==> lagoon: inputs <==
Design processor, start of the top module:
module processor
(
	input wire clk_i,
	input wire rst_i,
	input wire stall_i,
	output wire [31:0] addr_o,
	input wire [31:0] data_i,
	output wire [31:0] data_o,
	output wire [3:0] data_w_o,
	output wire [2:0] data_mode_o,
	input wire [7:0] extio_in,
	output wire [7:0] extio_out
);
Settings: LEC_CHECK=0, CAP_MARGIN=20, CELL_PAD_IN_SITES_GLOBAL_PLACEMENT=3, CORE_MARGIN=8, CORE_UTILIZATION=17, CTS_CLUSTER_DIAMETER=319, CTS_CLUSTER_SIZE=18, GPL_ROUTABILITY_DRIVEN=1, GPL_TIMING_DRIVEN=1, MAX_ROUTING_LAYER=met5, MIN_ROUTING_LAYER=met2, SETUP_SLACK_MARGIN=4.02, SLEW_MARGIN=35, TNS_END_PERCENT=75; clock period 13.7 ns.
run.sh (not shown) runs the stock make flow with config.mk's settings and CLKGATE_MAP_FILE=.
==> delta: changes against lagoon <==
Settings changed: ABC_AREA set to 1, CAP_MARGIN 20 to 0, CELL_PAD_IN_SITES_GLOBAL_PLACEMENT 3 to unset, CORE_MARGIN 8 to 2, CORE_UTILIZATION 17 to 72, CTS_CLUSTER_DIAMETER 319 to unset, CTS_CLUSTER_SIZE 18 to unset, GPL_ROUTABILITY_DRIVEN 1 to unset, GPL_TIMING_DRIVEN 1 to unset, MAX_ROUTING_LAYER met5 to unset, MIN_ROUTING_LAYER met2 to unset, PLACE_DENSITY set to 0.39, SETUP_SLACK_MARGIN 4.02 to 0.37, SLEW_MARGIN 35 to 20, TNS_END_PERCENT 75 to unset.
==> flow/constraint.sdc (replaced) <==
create_clock -name core_clock -period 4.98 [get_ports {clk_i}]
set_input_delay 0.9960 -clock core_clock [delete_from_list [all_inputs] [get_ports {clk_i}]]
set_output_delay 0.9960 -clock core_clock [all_outputs]
set_load 0.01 [all_outputs]
==> harbor: changes against lagoon <==
Settings changed: CELL_PAD_IN_SITES_GLOBAL_PLACEMENT 3 to unset, CORE_MARGIN 8 to 2, CORE_UTILIZATION 17 to 70, CTS_CLUSTER_DIAMETER 319 to unset, CTS_CLUSTER_SIZE 18 to unset, GPL_ROUTABILITY_DRIVEN 1 to unset, GPL_TIMING_DRIVEN 1 to unset, MAX_ROUTING_LAYER met5 to met4, MIN_ROUTING_LAYER met2 to unset, SETUP_SLACK_MARGIN 4.02 to unset, SLEW_MARGIN 35 to 20, TNS_END_PERCENT 75 to unset.
==> flow/constraint.sdc (replaced) <==
create_clock -name core_clock -period 8.72 [get_ports {clk_i}]
set_input_delay 1.7440 -clock core_clock [delete_from_list [all_inputs] [get_ports {clk_i}]]
set_output_delay 1.7440 -clock core_clock [all_outputs]
set_load 0.01 [all_outputs]
==> raven: changes against lagoon <==
Settings changed: CELL_PAD_IN_SITES_GLOBAL_PLACEMENT 3 to unset, CORE_MARGIN 8 to 2, CORE_UTILIZATION 17 to 72, CTS_CLUSTER_DIAMETER 319 to 28, CTS_CLUSTER_SIZE 18 to 32, GPL_ROUTABILITY_DRIVEN 1 to unset, GPL_TIMING_DRIVEN 1 to unset, MAX_ROUTING_LAYER met5 to unset, MIN_ROUTING_LAYER met2 to unset, SETUP_SLACK_MARGIN 4.02 to 0.75, SLEW_MARGIN 35 to 20, TNS_END_PERCENT 75 to unset.
==> flow/constraint.sdc (replaced) <==
create_clock -name core_clock -period 4.41 [get_ports {clk_i}]
set_input_delay 0.8820 -clock core_clock [delete_from_list [all_inputs] [get_ports {clk_i}]]
set_output_delay 0.8820 -clock core_clock [all_outputs]
set_load 0.01 [all_outputs]
==> comparison <==
- delta ended with an error in 3_5_place_dp (DPL-0033). lagoon produced a clean layout. raven failed in 4_1_cts. harbor did not get past 5_1_grt (GRT-0116).
- Between harbor and delta, the lower synthesized area is in harbor (gap about 2.4%, measured against delta).
- Die size, highest first: lagoon, harbor, delta, raven.
- Between lagoon and delta, the lower synthesized cell count is in lagoon (gap 34%, measured against delta).
==> figures <==
Run status: delta aborted with a tool error; harbor aborted with a tool error; lagoon complete, no violations; raven aborted with a tool error
Stage where the flow stopped: delta 3_5_place_dp; harbor 5_1_grt; lagoon -; raven 4_1_cts
Adders+Majority by Area: delta 0.0302; harbor 0.0309; lagoon 0.0309; raven 0.0309
Hold-fix buffers, CTS: delta -; harbor 0; lagoon 0; raven -
Avg Cell Area, Syn: delta 7.55 sq um; harbor 11.2 sq um; lagoon 11.2 sq um; raven 11.2 sq um
Share of the synthesized area in the top cell type: delta 0.280; harbor 0.287; lagoon 0.287; raven 0.287
Cts repair resizes: delta -; harbor 186; lagoon 283; raven -
Number of sinks handled by clock tree synthesis: delta -; harbor 826; lagoon 826; raven -
Mapped Cells: delta 7267; harbor 4783; lagoon 4783; raven 4783
Final weighted congestion in routability-driven placement: delta 1.23; harbor 1.23; lagoon 1.04; raven 1.23
Post-Place Cell Area: delta -; harbor 0.0591 sq mm; lagoon 0.0611 sq mm; raven 0.0643 sq mm
Die Span Y: delta 280 um; harbor 281 um; lagoon 577 um; raven 277 um
Maximum level of the CTS H-tree: delta -; harbor 3; lagoon 2; raven -
Horizontal die dimension: delta 280 um; harbor 281 um; lagoon 577 um; raven 277 um
Simple Share, Synth: delta 0.231; harbor 0.0944; lagoon 0.0944; raven 0.0944
Synth unique cells: delta 75; harbor 107; lagoon 107; raven 107
Core Region: delta 0.0757 sq mm; harbor 0.0758 sq mm; lagoon 0.314 sq mm; raven 0.0741 sq mm
Worst slack, placed: delta -; harbor -1.32 ns; lagoon 1.11 ns; raven -4.16 ns
Chip area line of the yosys report: delta 0.0549 sq mm; harbor 0.0536 sq mm; lagoon 0.0536 sq mm; raven 0.0536 sq mm
Number of standard cells reported by yosys: delta 7267; harbor 4783; lagoon 4783; raven 4783
CTS buffer count: delta -; harbor 86; lagoon 51; raven -

* * *

==> run C <==
Starting RTL as in the previous note.
## processor
module processor
(
	input wire clk_i,
	input wire rst_i,
	input wire stall_i,
	output wire [31:0] addr_o,
	input wire [31:0] data_i,
	output wire [31:0] data_o,
	output wire [3:0] data_w_o,
	output wire [2:0] data_mode_o,
	input wire [7:0] extio_in,
	output wire [7:0] extio_out
);
	wire stall_cpu; wire mwait_cpu; wire irq_cpu; wire irq_ack_cpu; wire exception_cpu; wire data_b_cpu; wire data_h_cpu; wire data_access_cpu;
	wire [31:0] irq_vector_cpu; wire [31:0] inst_addr_cpu; wire [31:0] inst_in_cpu; wire [31:0] data_addr_cpu; wire [31:0] data_in_cpu; wire [31:0] data_out_cpu;
	wire [3:0] data_w_cpu;
	assign data_mode_o = {data_b_cpu,data_h_cpu,data_access_cpu};
	datapath core
	(
		.clock(clk_i),
		.reset(rst_i),
		.stall(stall_cpu),
		.mwait(mwait_cpu),
		.irq_vector(irq_vector_cpu),
		.irq(irq_cpu),
		.irq_ack(irq_ack_cpu),
		.exception(exception_cpu),
		.inst_addr(inst_addr_cpu),
		.inst_in(inst_in_cpu),
		.data_addr(data_addr_cpu),
		.data_in(data_in_cpu),
		.data_out(data_out_cpu),
		.data_w(data_w_cpu),
		.data_b(data_b_cpu),
		.data_h(data_h_cpu),
  ...
clock: 7.41 ns
lec_check: 0
abc_area: 1
cap_margin: 25
cell_pad_in_sites_global_placement: 3
core_margin: 2
core_utilization: 40
gpl_timing_driven: 0
max_routing_layer: met4
min_routing_layer: met1
setup_slack_margin: 1.29
slew_margin: 20
==> run R (differences from run C) <==
- ABC_AREA: 1 -> unset
- CAP_MARGIN: 25 -> 20
- CELL_PAD_IN_SITES_GLOBAL_PLACEMENT: 3 -> unset
- GPL_TIMING_DRIVEN: 0 -> unset
- MAX_ROUTING_LAYER: met4 -> unset
- MIN_ROUTING_LAYER: met1 -> unset
- SETUP_SLACK_MARGIN: 1.29 -> unset
==> flow/constraint.sdc (replaced) <==
create_clock -name core_clock -period 12.0 [get_ports {clk_i}]
set_input_delay 2.4000 -clock core_clock [delete_from_list [all_inputs] [get_ports {clk_i}]]
set_output_delay 2.4000 -clock core_clock [all_outputs]
set_load 0.01 [all_outputs]
==> run M (differences from run C) <==
- ABC_AREA: 1 -> unset
- CAP_MARGIN: 25 -> 20
- CELL_PAD_IN_SITES_GLOBAL_PLACEMENT: 3 -> unset
- CORE_UTILIZATION: 40 -> 9
- GPL_TIMING_DRIVEN: 0 -> unset
- MAX_ROUTING_LAYER: met4 -> unset
- MIN_ROUTING_LAYER: met1 -> unset
- SETUP_SLACK_MARGIN: 1.29 -> unset
==> flow/constraint.sdc (replaced) <==
create_clock -name core_clock -period 16.1 [get_ports {clk_i}]
set_input_delay 3.2200 -clock core_clock [delete_from_list [all_inputs] [get_ports {clk_i}]]
set_output_delay 3.2200 -clock core_clock [all_outputs]
set_load 0.01 [all_outputs]
==> impl_results.html <==
<h2>Synthesis and place &amp; route</h2>
<table>
<tr><th>Metric</th><th>Value</th></tr>
<tr><th colspan="2">Worst hold path</th></tr>
<tr><td>Worst hold path startpoint</td><td>core.irq_ack_s_dly$_DFFE_PP0P_</td></tr>
<tr><th colspan="2">Run status</th></tr>
<tr><td>Outcome</td><td>finished clean</td></tr>
<tr><th colspan="2">Layout</th></tr>
<tr><td>Fin area</td><td>0.06081 mm^2</td></tr>
<tr><th colspan="2">Setup path</th></tr>
<tr><td>Crit-path max FO</td><td>32</td></tr>
<tr><th colspan="2">Yosys</th></tr>
<tr><td>Number of standard cells reported by yosys</td><td>4,783</td></tr>
<tr><th colspan="2">Place</th></tr>
<tr><td>Cell total after placement</td><td>6,559</td></tr>
<tr><th colspan="2">Floorplan</th></tr>
<tr><td>Chip footprint</td><td>0.1368 mm^2</td></tr>
</table>
# the run above: run R

==> impl_results.html <==
<h2>Synthesis and place &amp; route</h2>
<table>
<tr><th>Metric</th><th>Value</th></tr>
<tr><th colspan="2">Run status</th></tr>
<tr><td>Outcome</td><td>complete, but fails checks</td></tr>
<tr><td>Layout checks that failed</td><td>setup timing</td></tr>
<tr><th colspan="2">Setup path</th></tr>
<tr><td>Crit-path max FO</td><td>10</td></tr>
<tr><th colspan="2">Timing</th></tr>
<tr><td>Final setup viols</td><td>636</td></tr>
<tr><td>Crit path setup slack, layout</td><td>-1510 ps</td></tr>
</table>
# the run above: run C

==> impl_results.html <==
<h2>Synthesis and place &amp; route</h2>
<table>
<tr><th>Metric</th><th>Value</th></tr>
<tr><th colspan="2">Yosys</th></tr>
<tr><td>Number of standard cells reported by yosys</td><td>4,783</td></tr>
<tr><th colspan="2">Setup path</th></tr>
<tr><td>Crit-path max FO</td><td>42</td></tr>
<tr><td>Worst-case reg-to-reg path depth</td><td>30</td></tr>
<tr><th colspan="2">Run status</th></tr>
<tr><td>Outcome</td><td>finished clean</td></tr>
<tr><th colspan="2">GRT</th></tr>
<tr><td>Via count of the first global-routing pass</td><td>44,100</td></tr>
<tr><th colspan="2">Place</th></tr>
<tr><td>Cell total after placement</td><td>12,600</td></tr>
<tr><th colspan="2">Layout</th></tr>
<tr><td>Fin area</td><td>0.06806 mm^2</td></tr>
<tr><th colspan="2">Detailed routing</th></tr>
<tr><td>Vias per cell</td><td>3.681</td></tr>
<tr><td>Initial drt markers</td><td>7,397</td></tr>
</table>
# the run above: run M


* * *

==> inputs of xenon <==
Starting RTL as in the previous note.
export LEC_CHECK = 0
export ABC_AREA = 1
export CAP_MARGIN = 0
export CORE_MARGIN = 2
export CORE_UTILIZATION = 72
export CTS_CLUSTER_SIZE = 10
export PLACE_DENSITY = 0.78
export SETUP_SLACK_MARGIN = 0.37
export SLEW_MARGIN = 20
create_clock -name core_clock -period 4.98 [get_ports {clk_i}]
==> fjord (differences from xenon) <==
- ABC_AREA: 1 -> default
- CAP_MARGIN: 0 -> 20
- CORE_UTILIZATION: 72 -> 57
- CTS_CLUSTER_SIZE: 10 -> 99
- PLACE_DENSITY: 0.78 -> default
- SETUP_SLACK_MARGIN: 0.37 -> default
==> flow/constraint.sdc (replaced) <==
create_clock -name core_clock -period 7.07 [get_ports {clk_i}]
set_input_delay 1.4140 -clock core_clock [delete_from_list [all_inputs] [get_ports {clk_i}]]
set_output_delay 1.4140 -clock core_clock [all_outputs]
set_load 0.01 [all_outputs]
==> comparison table <==
Area share of xor/xnor cells in the synthesized design: fjord 1.65%; xenon 0.878%
Overall die height: fjord 311 um; xenon 280 um
Die Footprint: fjord 96400 um2; xenon 78400 um2
Synth Area in Compound Gates: fjord 18.1%; xenon 20.3%
Portion of synthesized cell area occupied by the leading cell type: fjord 28.7%; xenon 28.0%
Cell count listed in synth_stat.txt: fjord 4783; xenon 7267
Outcome: fjord finished with violations; xenon aborted with a tool error
Last stage reached: fjord -; xenon 3_5_place_dp
Layout check failures: fjord setup timing; xenon -
Most repeated cell in the gate-level netlist after synthesis: fjord edfxtp_1; xenon nand2_1
Initial core utilization: fjord 57.5%; xenon 72.5%
Core Rows: fjord 112; xenon 101
Instance count of the mapped netlist: fjord 4783; xenon 7267
Multiplexer fraction of the synthesized cell area: fjord 20.2%; xenon 0.157%
Core area: fjord 93200 um2; xenon 75700 um2
Synth Seq Share: fjord 43.4%; xenon 42.3%
Post-synthesis chip area from yosys: fjord 53600 um2; xenon 54900 um2
Global placement routability congestion: fjord 1.14; xenon 1.23
Simple logic cell fraction of the synthesized area: fjord 9.44%; xenon 23.1%
Synth Cell Area: fjord 53600 um2; xenon 54900 um2
Adder and majority cell fraction of the synthesized area: fjord 3.09%; xenon 3.02%

* * *

==> inputs of job 1270 <==
Starting RTL as in the previous note.
clock: 6.61 ns
lec_check: 0
cap_margin: 20
core_margin: 2
core_utilization: 61
cts_cluster_diameter: 33
gpl_routability_driven: 1
max_routing_layer: met5
min_routing_layer: met1
place_density: 0.62
setup_slack_margin: 1.72
slew_margin: 20
tns_end_percent: 10
==> job 8889: changes against job 1270 <==
- CORE_UTILIZATION: 61 -> 65
- CTS_CLUSTER_DIAMETER: 33 -> 32
- GPL_ROUTABILITY_DRIVEN: 1 -> default
- MAX_ROUTING_LAYER: met5 -> met4
- MIN_ROUTING_LAYER: met1 -> default
- PLACE_DENSITY: 0.62 -> default
- SETUP_SLACK_MARGIN: 1.72 -> 1.98
- TNS_END_PERCENT: 10 -> 5
==> flow/constraint.sdc (replaced) <==
create_clock -name core_clock -period 9.79 [get_ports {clk_i}]
set_input_delay 1.9580 -clock core_clock [delete_from_list [all_inputs] [get_ports {clk_i}]]
set_output_delay 1.9580 -clock core_clock [all_outputs]
set_load 0.01 [all_outputs]
==> job 590: changes against job 1270 <==
- CORE_UTILIZATION: 61 -> 44
- CTS_CLUSTER_DIAMETER: 33 -> default
- GPL_ROUTABILITY_DRIVEN: 1 -> default
- MAX_ROUTING_LAYER: met5 -> default
- MIN_ROUTING_LAYER: met1 -> default
- PLACE_DENSITY: 0.62 -> default
- SETUP_SLACK_MARGIN: 1.72 -> default
- TNS_END_PERCENT: 10 -> default
==> flow/constraint.sdc (replaced) <==
create_clock -name core_clock -period 8.89 [get_ports {clk_i}]
set_input_delay 1.7780 -clock core_clock [delete_from_list [all_inputs] [get_ports {clk_i}]]
set_output_delay 1.7780 -clock core_clock [all_outputs]
set_load 0.01 [all_outputs]
==> job 9072: changes against job 1270 <==
- CORE_UTILIZATION: 61 -> 40
- CTS_CLUSTER_DIAMETER: 33 -> default
- GPL_ROUTABILITY_DRIVEN: 1 -> default
- MAX_ROUTING_LAYER: met5 -> default
- MIN_ROUTING_LAYER: met1 -> default
- PLACE_DENSITY: 0.62 -> default
- SETUP_SLACK_MARGIN: 1.72 -> default
- TNS_END_PERCENT: 10 -> default
==> flow/constraint.sdc (replaced) <==
create_clock -name core_clock -period 11.9 [get_ports {clk_i}]
set_input_delay 2.3800 -clock core_clock [delete_from_list [all_inputs] [get_ports {clk_i}]]
set_output_delay 2.3800 -clock core_clock [all_outputs]
set_load 0.01 [all_outputs]
==> results.txt <==
Flow results.

- The run finished, with violations left.
- The reasons given for failing layout checks are setup timing.
- From the final report, the count of setup violators was given as 10.
- The deepest level of the CTS H-tree is 3.
- The core region area is 0.120 mm2.
- The placement-stage cell area is 0.0607 mm2.
- After global routing the overflow that remains totals 0.
- In the post-route analysis, the smallest setup slack over all paths is -0.338 ns.
- According to the floorplan report, the total die area is 0.125 mm2.
Source of the figures above: job 590

==> results.txt <==
Physical implementation.

- The flow did not finish.
- The flow stopped in global routing (5_1_grt).
- The first error in the log reads "[ERROR GRT-0232] Routing congestion too high. Check the congestion heatmap in the GUI".
- The chip area is about 0.09 mm2.
- The core region is 0.0869 mm2.
- In this run the cell area measured after placement is 0.0629 mm2.
- The deepest level of the CTS H-tree is 4.
- For this run the aggregate overflow at the end of global routing stands at 102.
Source of the figures above: job 1270

==> results.txt <==
Physical implementation.

- The total global routing overflow is 4.
- The failing step is global routing (5_1_grt).
- The chip area is 0.0847 mm2.
- The floorplan step defined a core boundary enclosing ~0.082 mm2.
- The flow did not finish.
- The first error in the log reads "[ERROR GRT-0116] Global routing finished with congestion. Check the congestion regions in the DRC Viewer".
Source of the figures above: job 8889

==> results.txt <==
Flow results.

- In the final report, the number of endpoints failing setup comes to 0.
- Summed over all layers, the global routing overflow is 0.
- The run finished with no timing, DRC or antenna violations.
- Per the OpenROAD floorplan log, the area of the die is roughly 0.14 mm2.
- The core region area is about 0.13 mm2.
Source of the figures above: job 9072

